==> flow/design.v (excerpt) <==
module TPU(
    clk,
    rst_n,
    in_valid,
    K,
    M,
    N,
    busy,
    A_wr_en,
    A_index,
    A_data_in,
    A_data_out,
    B_wr_en,
    B_index,
    B_data_in,
    B_data_out,
    C_wr_en,
    C_index,
    C_data_in,
    C_data_out
);
input               clk;
input               rst_n;
input               in_valid;
input [7:0]         K;
input [7:0]         M;
input [7:0]         N;
output reg          busy;
output reg          A_wr_en;
output reg [15:0]   A_index;
output reg [31:0]   A_data_in;
input      [31:0]   A_data_out;
output reg          B_wr_en;
output reg [15:0]   B_index;
output reg [31:0]   B_data_in;
input      [31:0]   B_data_out;
output reg          C_wr_en;
output reg [15:0]   C_index;
output reg [127:0]  C_data_in;
input      [127:0]  C_data_out;
integer i, j;
reg     done;
wire [7:0]      east_out[3:0][3:0];
wire [7:0]      south_out[3:0][3:0];
wire [127:0]    result[3:0];
reg [7:0]   A_data_reg [3:0][3:0];
reg [7:0]   B_data_reg [3:0][3:0];
reg [15:0]  counter;
reg [7:0]   K_reg, M_per_compute, M_reg, N_per_compute, N_reg;
reg [7:0]   M_div, M_mod, N_div, N_mod;
reg [7:0]   row_grp, col_grp;
PE P00(clk, rst_n, done, A_data_reg[0][0], B_data_reg[0][0], east_out[0][0], south_out[0][0], result[0][127:96]);
PE P01(clk, rst_n, done, east_out[0][0], B_data_reg[1][0], east_out[0][1], south_out[0][1], result[0][95:64]);
PE P02(clk, rst_n, done, east_out[0][1], B_data_reg[2][0], east_out[0][2], south_out[0][2], result[0][63:32]);
  ...
For scale: roughly 11000 cells after synthesis, ~110000 um2 of cells after synthesis.
clock: 5.74 ns
lec_check: 0
cap_margin: 15
core_margin: 2
core_utilization: 72
cts_cluster_diameter: 28
cts_cluster_size: 32
hold_slack_margin: -0.1
max_routing_layer: met4
setup_slack_margin: 1.67
slew_margin: 20
run.sh (not shown) runs the stock make flow with config.mk's settings and CLKGATE_MAP_FILE=.
The baseline finished with setup timing left.
Rerun with:
Settings changed: CAP_MARGIN 15 to 20, CORE_UTILIZATION 72 to 71, CTS_CLUSTER_DIAMETER 28 to not set, HOLD_SLACK_MARGIN -0.1 to not set, SETUP_SLACK_MARGIN 1.67 to not set.
Clock period 5.74 ns to 8.37 ns, I/O delays scaled along.
Outcome: The changed run finished with setup timing left; combinational power drops by about 40%; setup slack improves by 1.3 ns; area after synthesis is unchanged; via count is lower by 9.9%; count of clock-buffer cells in the layout fell by 244; power went down by 45%; critical path depth is unchanged.
Rerun with:
Settings changed: ABC_AREA set to 1, CAP_MARGIN 20 to 15, CORE_UTILIZATION 71 to 72, CTS_CLUSTER_DIAMETER set to 397, CTS_CLUSTER_SIZE 32 to not set.
Clock period 8.37 ns to 5.47 ns, I/O delays scaled along.
The new run produced a layout that fails on setup timing.
Die size rose slightly.
Final cell count increases by a quarter to a third.
Global-route usage rises by 7.3 points.
Clock-buffer cell count drops by 8.
Cell area climbs by a few percent.
Register-to-register slack is worse by 1.1 ns.
Core utilization grows by 3.1 points.
Area after synthesis went up by a few percent.
Wire length grows by a quarter to a third.
Critical path depth grows by 2.
Rerun with:
Settings changed: ABC_AREA 1 to not set, CTS_CLUSTER_DIAMETER 397 to 28, CTS_CLUSTER_SIZE set to 32, SETUP_SLACK_MARGIN set to 1.67.
Clock period 5.47 ns to 5.74 ns, I/O delays scaled along.
Outcome:
- The changed run completed, yet does not pass: setup timing
- via count came out lower by about 12%
- worst hold slack gets worse by 0.091 ns
- first-iteration DRC count came out lower by 18%
Rerun with:
Settings changed: CAP_MARGIN 15 to 20, CORE_UTILIZATION 72 to 11, CTS_CLUSTER_DIAMETER 28 to not set, CTS_CLUSTER_SIZE 32 to not set, MAX_ROUTING_LAYER met4 to not set, SETUP_SLACK_MARGIN 1.67 to not set.
Clock period 5.74 ns to 12.8 ns, I/O delays scaled along.
What happened: This time the run completed without violations. Hold slack improved by 0.30 ns. Global-route usage decreases by 38 points. Via count decreases by about 14%. Design area came out lower by 0.79%. Sequential power goes down by about 55%. Area after synthesis stays the same. Clock skew climbs by 0.030 ns.
Rerun with:
Settings changed: CORE_UTILIZATION 11 to 40.
Clock period 12.8 ns to 9.85 ns, I/O delays scaled along.
Effect: The new run ran to the end with no violations. Worst setup slack got worse by 1.1 ns. Die area came out lower by about 70%. Cell count fell by 39%. Power increases by 28%. Wire length goes down by 16%.
Power and IR drop assume default switching activity.
